==> job 2925: inputs <==
Design uart_pwm_top, start of the top module:
module uart_pwm_top (
    input  wire        clk,         
    input  wire        rst_n,       
    input  wire        uart_rx,     
    output wire [8:0]  pwm_out,     
    output wire [6:0] seg0,
    output wire [6:0] seg1,
    output wire [6:0] seg2,
    output wire [6:0] seg3,
    output wire [3:0] pkt_count
);
clock: 3.79 ns
lec_check: 0
abc_area: 1
cap_margin: 0
cell_pad_in_sites_global_placement: 0
core_aspect_ratio: 1.05
core_margin: 2
core_utilization: 72
cts_cluster_size: 55
max_routing_layer: met4
place_density_lb_addon: 0.06
setup_slack_margin: 1.09
slew_margin: 20
tns_end_percent: 60
run.sh (not shown) runs the stock make flow with config.mk's settings and CLKGATE_MAP_FILE=.
==> job 2910: changes against job 2925 <==
==> flow/config.mk (replaced) <==
export PLATFORM = sky130hd
export DESIGN_NAME = uart_pwm_top
export DESIGN_NICKNAME = uart_pwm_top
export VERILOG_FILES = /design/flow/design.v
export SDC_FILE = /design/flow/constraint.sdc
export NUM_CORES = 4
export LEC_CHECK = 0
export CAP_MARGIN = 0
export CORE_MARGIN = 2
export CORE_UTILIZATION = 65
export CTS_CLUSTER_DIAMETER = 29
export MAX_ROUTING_LAYER = met4
export SETUP_SLACK_MARGIN = 4.46
export SLEW_MARGIN = 20
export TNS_END_PERCENT = 5
==> flow/constraint.sdc (replaced) <==
create_clock -name core_clock -period 18.0 [get_ports {clk}]
set_input_delay 3.6000 -clock core_clock [delete_from_list [all_inputs] [get_ports {clk}]]
set_output_delay 3.6000 -clock core_clock [all_outputs]
set_load 0.01 [all_outputs]
==> job 6069: changes against job 2925 <==
==> flow/config.mk (replaced) <==
export PLATFORM = sky130hd
export DESIGN_NAME = uart_pwm_top
export DESIGN_NICKNAME = uart_pwm_top
export VERILOG_FILES = /design/flow/design.v
export SDC_FILE = /design/flow/constraint.sdc
export NUM_CORES = 4
export LEC_CHECK = 0
export CAP_MARGIN = 25
export CELL_PAD_IN_SITES_DETAIL_PLACEMENT = 1
export CORE_MARGIN = 2
export CORE_UTILIZATION = 40
export GPL_TIMING_DRIVEN = 0
export SLEW_MARGIN = 20
==> flow/constraint.sdc (replaced) <==
create_clock -name core_clock -period 20.0 [get_ports {clk}]
set_input_delay 4.0000 -clock core_clock [delete_from_list [all_inputs] [get_ports {clk}]]
set_output_delay 4.0000 -clock core_clock [all_outputs]
set_load 0.01 [all_outputs]
==> job 9257: changes against job 2925 <==
==> flow/config.mk (replaced) <==
export PLATFORM = sky130hd
export DESIGN_NAME = uart_pwm_top
export DESIGN_NICKNAME = uart_pwm_top
export VERILOG_FILES = /design/flow/design.v
export SDC_FILE = /design/flow/constraint.sdc
export NUM_CORES = 4
export LEC_CHECK = 0
export CAP_MARGIN = 20
export CORE_MARGIN = 2
export CORE_UTILIZATION = 71
export CTS_CLUSTER_DIAMETER = 308
export CTS_CLUSTER_SIZE = 10
export SETUP_SLACK_MARGIN = 1.13
export SLEW_MARGIN = 20
==> summary of the runs <==
Job 2925 finished with timing, DRC and antenna clean. Job 9257 finished clean. Job 6069 passed the timing, design-rule and antenna checks. Job 2910 passed the timing, design-rule and antenna checks.
In critical path depth, job 2910 and job 9257 do not differ.
Routed wire length, highest first: job 6069, job 9257, job 2925, job 2910.
Register-to-register slack: job 9257 < job 2925 < job 2910 < job 6069.
In sequential power, job 2925 is at 4.7 times the value of job 2910.
Final area: job 2925 < job 9257 < job 6069 < job 2910.

* * *

==> 11-12: inputs <==
==> flow/design.v <==
module uart_rx #(
    parameter CLOCKS_PER_PULSE = 4 ,  
              BITS_PER_WORD = 8,  
              W_OUT = 24  
) (
    input clk,rst_n,rx,
    output reg m_valid,
    output reg [W_OUT-1:0] m_data 
);
    localparam  IDLE    = 2'b00, 
                START   = 2'b01, 
                DATA    = 2'b10, 
                STOP    = 2'b11;
  	reg [1:0] state; 
    localparam NUM_WORDS = W_OUT / BITS_PER_WORD;
    reg[$clog2(CLOCKS_PER_PULSE)-1:0] c_clocks;
    reg[$clog2(BITS_PER_WORD)-1:0] c_bits;
    reg[$clog2(NUM_WORDS)-1:0] c_words;
    always @(posedge clk or negedge rst_n) begin
        if (!rst_n) begin
            {c_words,c_bits,c_clocks,m_valid,m_data} <= 1'b0;
            state <= IDLE;
        end else begin
            m_valid <= 0;
            case(state)
                IDLE: if(rx == 0)
                    state <= START;
                START: if(c_clocks == CLOCKS_PER_PULSE/2 - 1) begin
                        c_clocks <= 0;
                        state <= DATA;
                    end else begin
                        c_clocks <= c_clocks + 1;
                    end
              DATA:   if(c_clocks == CLOCKS_PER_PULSE-1)begin
                            c_clocks <= 0;
                            m_data <= {rx, m_data[W_OUT-1:1]};  
                            if(c_bits == BITS_PER_WORD-1) begin
                                c_bits <= 0;
                                state <= STOP;  
                                if(c_words == NUM_WORDS - 1) begin
                                    m_valid <= 1;  
                                    c_words <= 0;  
                                end else c_words <= c_words + 1;  
                            end else c_bits <= c_bits + 1;  
                        end else c_clocks <= c_clocks + 1;  
                STOP: if(c_clocks == CLOCKS_PER_PULSE - 1) begin
                        c_clocks <= 0;
                        state <= IDLE;  
                    end else c_clocks <= c_clocks + 1;
            endcase
        end
    end        
endmodule
module pwm_9ch #(
    parameter RESOLUTION = 16
)(
    input  wire                 clk,
    input  wire                 rst_n,
    input  wire [RESOLUTION-1:0] duty0,
    input  wire [RESOLUTION-1:0] duty1,
    input  wire [RESOLUTION-1:0] duty2,
    input  wire [RESOLUTION-1:0] duty3,
    input  wire [RESOLUTION-1:0] duty4,
    input  wire [RESOLUTION-1:0] duty5,
    input  wire [RESOLUTION-1:0] duty6,
    input  wire [RESOLUTION-1:0] duty7,
    input  wire [RESOLUTION-1:0] duty8,
    output reg  [8:0]           pwm_out
);
    reg [RESOLUTION-1:0] counter;
    always @(posedge clk or negedge rst_n) begin
        if (!rst_n)
            counter <= {RESOLUTION{1'b0}};
        else
            counter <= counter + 1;
    end
    always @(posedge clk or negedge rst_n) begin
        if (!rst_n) begin
            pwm_out <= 9'b0;
        end else begin
            pwm_out[0] <= (counter < duty0);
            pwm_out[1] <= (counter < duty1);
            pwm_out[2] <= (counter < duty2);
            pwm_out[3] <= (counter < duty3);
            pwm_out[4] <= (counter < duty4);
            pwm_out[5] <= (counter < duty5);
            pwm_out[6] <= (counter < duty6);
            pwm_out[7] <= (counter < duty7);
            pwm_out[8] <= (counter < duty8);
        end
    end
endmodule
module sev_seg_decorder(
    input [3:0] digit,
    output reg [6:0] seg
);
    always @(*)begin
        case(digit)
           4'd0: seg  = 7'b1000000;  
            4'd1: seg  = 7'b1111001;  
            4'd2: seg  = 7'b0100100;  
            4'd3: seg  = 7'b0110000;  
            4'd4: seg  = 7'b0011001;  
            4'd5: seg  = 7'b0010010;  
            4'd6: seg  = 7'b0000010;  
            4'd7: seg  = 7'b1111000;  
            4'd8: seg  = 7'b0000000;  
            4'd9: seg  = 7'b0010000;  
            4'd10: seg = 7'b0001000;  
            4'd11: seg = 7'b0000011;  
            4'd12: seg = 7'b1000110;  
            4'd13: seg = 7'b0100001;  
            4'd14: seg = 7'b0000110;  
            4'd15: seg = 7'b0001110;  
            default: seg = 7'b0111111;  
        endcase 
        end
endmodule
module uart_pwm_data_store #(
    parameter WIDTH = 16,
    parameter CHANNELS = 9
)(
    input  wire              clk,
    input  wire              rst_n,
    input  wire              rx_valid,
    input  wire [WIDTH-1:0]  rx_data,
    output reg  [3:0]        pkt_count,
    output reg [WIDTH-1:0] duty0,
    output reg [WIDTH-1:0] duty1,
    output reg [WIDTH-1:0] duty2,
    output reg [WIDTH-1:0] duty3,
    output reg [WIDTH-1:0] duty4,
    output reg [WIDTH-1:0] duty5,
    output reg [WIDTH-1:0] duty6,
    output reg [WIDTH-1:0] duty7,
    output reg [WIDTH-1:0] duty8
);
    reg [WIDTH-1:0] duty_reg [0:CHANNELS-1];
    integer k;
    always @(posedge clk or negedge rst_n) begin
        if (!rst_n) begin
            pkt_count <= 4'd0;
            for (k = 0; k < CHANNELS; k = k + 1)
                duty_reg[k] <= {WIDTH{1'b0}};
            duty0 <= 0; duty1 <= 0; duty2 <= 0;
            duty3 <= 0; duty4 <= 0; duty5 <= 0;
            duty6 <= 0; duty7 <= 0; duty8 <= 0;
        end else if (rx_valid) begin
            duty_reg[pkt_count] <= rx_data;
            duty0 <= duty_reg[0];
            duty1 <= duty_reg[1];
            duty2 <= duty_reg[2];
            duty3 <= duty_reg[3];
            duty4 <= duty_reg[4];
            duty5 <= duty_reg[5];
            duty6 <= duty_reg[6];
            duty7 <= duty_reg[7];
            duty8 <= duty_reg[8];
            if (pkt_count == CHANNELS-1)
                pkt_count <= 4'd0;
            else
                pkt_count <= pkt_count + 1;
        end
    end
endmodule
module uart_pwm_top (
    input  wire        clk,         
    input  wire        rst_n,       
    input  wire        uart_rx,     
    output wire [8:0]  pwm_out,     
    output wire [6:0] seg0,
    output wire [6:0] seg1,
    output wire [6:0] seg2,
    output wire [6:0] seg3,
    output wire [3:0] pkt_count
);
    wire        rx_valid;
    wire [15:0] rx_data;
    uart_rx #(.CLOCKS_PER_PULSE(434),  
              .BITS_PER_WORD(8), 
              .W_OUT(16) 
    ) uart_rx_inst (
        .clk(clk),
        .rst_n(rst_n),
        .rx(uart_rx),
        .m_data(rx_data),
        .m_valid(rx_valid)
    );
    wire [15:0] duty0, duty1, duty2, duty3, duty4, duty5, duty6, duty7, duty8;
    uart_pwm_data_store #(
        .WIDTH(16),
        .CHANNELS(9)
    ) data_store_inst (
        .clk(clk),
        .rst_n(rst_n),
        .rx_valid(rx_valid),
        .rx_data(rx_data),
        .pkt_count(pkt_count),
        .duty0(duty0), .duty1(duty1), .duty2(duty2),
        .duty3(duty3), .duty4(duty4), .duty5(duty5),
        .duty6(duty6), .duty7(duty7), .duty8(duty8)
    );
    pwm_9ch #(
        .RESOLUTION(16)
    ) pwm_inst (
        .clk(clk),
        .rst_n(rst_n),
        .duty0(duty0),
        .duty1(duty1),
        .duty2(duty2),
        .duty3(duty3),
        .duty4(duty4),
        .duty5(duty5),
        .duty6(duty6),
        .duty7(duty7),
        .duty8(duty8),
        .pwm_out(pwm_out)
    );
    wire [3:0] digit0 = rx_data[3:0];     
    wire [3:0] digit1 = rx_data[7:4];
    wire [3:0] digit2 = rx_data[11:8];
    wire [3:0] digit3 = rx_data[15:12];   
    sev_seg_decorder seg_inst0 (.digit(digit0), .seg(seg0));
    sev_seg_decorder seg_inst1 (.digit(digit1), .seg(seg1));
    sev_seg_decorder seg_inst2 (.digit(digit2), .seg(seg2));
    sev_seg_decorder seg_inst3 (.digit(digit3), .seg(seg3));
endmodule
==> flow/run.sh <==
#!/bin/bash
# the make line also repeats each setting of config.mk as NAME=value (left out here)
make -C /OpenROAD-flow-scripts/flow DESIGN_CONFIG=/design/flow/config.mk WORK_HOME=/design/flow/orfs CLKGATE_MAP_FILE= finish
==> flow/config.mk <==
export PLATFORM = sky130hd
export DESIGN_NAME = uart_pwm_top
export DESIGN_NICKNAME = uart_pwm_top
export VERILOG_FILES = /design/flow/design.v
export SDC_FILE = /design/flow/constraint.sdc
export NUM_CORES = 4
export LEC_CHECK = 0
export ABC_AREA = 1
export CAP_MARGIN = 0
export CORE_MARGIN = 2
export CORE_UTILIZATION = 72
export CTS_CLUSTER_SIZE = 15
export PLACE_DENSITY_LB_ADDON = 0.06
export SETUP_SLACK_MARGIN = 1.12
export SLEW_MARGIN = 20
==> flow/constraint.sdc <==
create_clock -name core_clock -period 3.79 [get_ports {clk}]
set_input_delay 0.7580 -clock core_clock [delete_from_list [all_inputs] [get_ports {clk}]]
set_output_delay 0.7580 -clock core_clock [all_outputs]
set_load 0.01 [all_outputs]
==> inputs of 08-04, as changes to 11-12 <==
ABC_AREA = not set   (was 1)
CAP_MARGIN = 20   (was 0)
CTS_CLUSTER_SIZE = 49   (was 15)
PLACE_DENSITY_LB_ADDON = 0.0   (was 0.06)
SETUP_SLACK_MARGIN = 1.09   (was 1.12)
==> inputs of 07-02, as changes to 11-12 <==
ABC_AREA = not set   (was 1)
CAP_MARGIN = 20   (was 0)
CORE_UTILIZATION = 69   (was 72)
CTS_CLUSTER_SIZE = not set   (was 15)
PLACE_DENSITY_LB_ADDON = not set   (was 0.06)
SETUP_SLACK_MARGIN = not set   (was 1.12)
==> flow/constraint.sdc (replaced) <==
create_clock -name core_clock -period 6.82 [get_ports {clk}]
set_input_delay 1.3640 -clock core_clock [delete_from_list [all_inputs] [get_ports {clk}]]
set_output_delay 1.3640 -clock core_clock [all_outputs]
set_load 0.01 [all_outputs]
==> comparison table <==
                                                                                   08-04                07-02                 11-12
Arrival @ worst endpoint                                                         2060 ps              2890 ps               1910 ps
Top-area cell type share of the netlist area                                       0.502                0.502                 0.508
Worst setup slack before clock tree synthesis                                     745 ps              3140 ps                987 ps
Run status                                                                finished clean       finished clean        finished clean
Met2 wire length                                                                19400 um             17900 um              19500 um
Final core utilization                                                             0.836                0.768                 0.828
Wire length of the first global-routing pass                                    63100 um             62500 um              67700 um
Fraction of the mapped netlist area in compound gates                              0.106                0.106                 0.125
Fillcell total                                                                      1327                 1684                  1474
Clock buffers                                                                         54                   57                    56
Cell-internal power                                                            0.00617 W            0.00325 W             0.00578 W
Detailed Route WL                                                               39600 um             39000 um              41100 um
R2r endpoint                                             data_store_inst.duty_reg[8][12]  pwm_inst.pwm_out[5]  uart_rx_inst.c_words
Final setup margin                                                                976 ps              2570 ps               1120 ps
Total routing resource utilization after global routing                            0.311                0.305                 0.333
Area of the placeable core                                                     23600 um2            25000 um2             23500 um2
Chip area in the Yosys report                                                  17500 um2            17500 um2             17300 um2
Power drawn by the clock network                                               0.00388 W            0.00195 W             0.00345 W
Logic share of the area                                                            0.394                0.397                 0.375
Power is estimated from default activity; no workload was simulated.
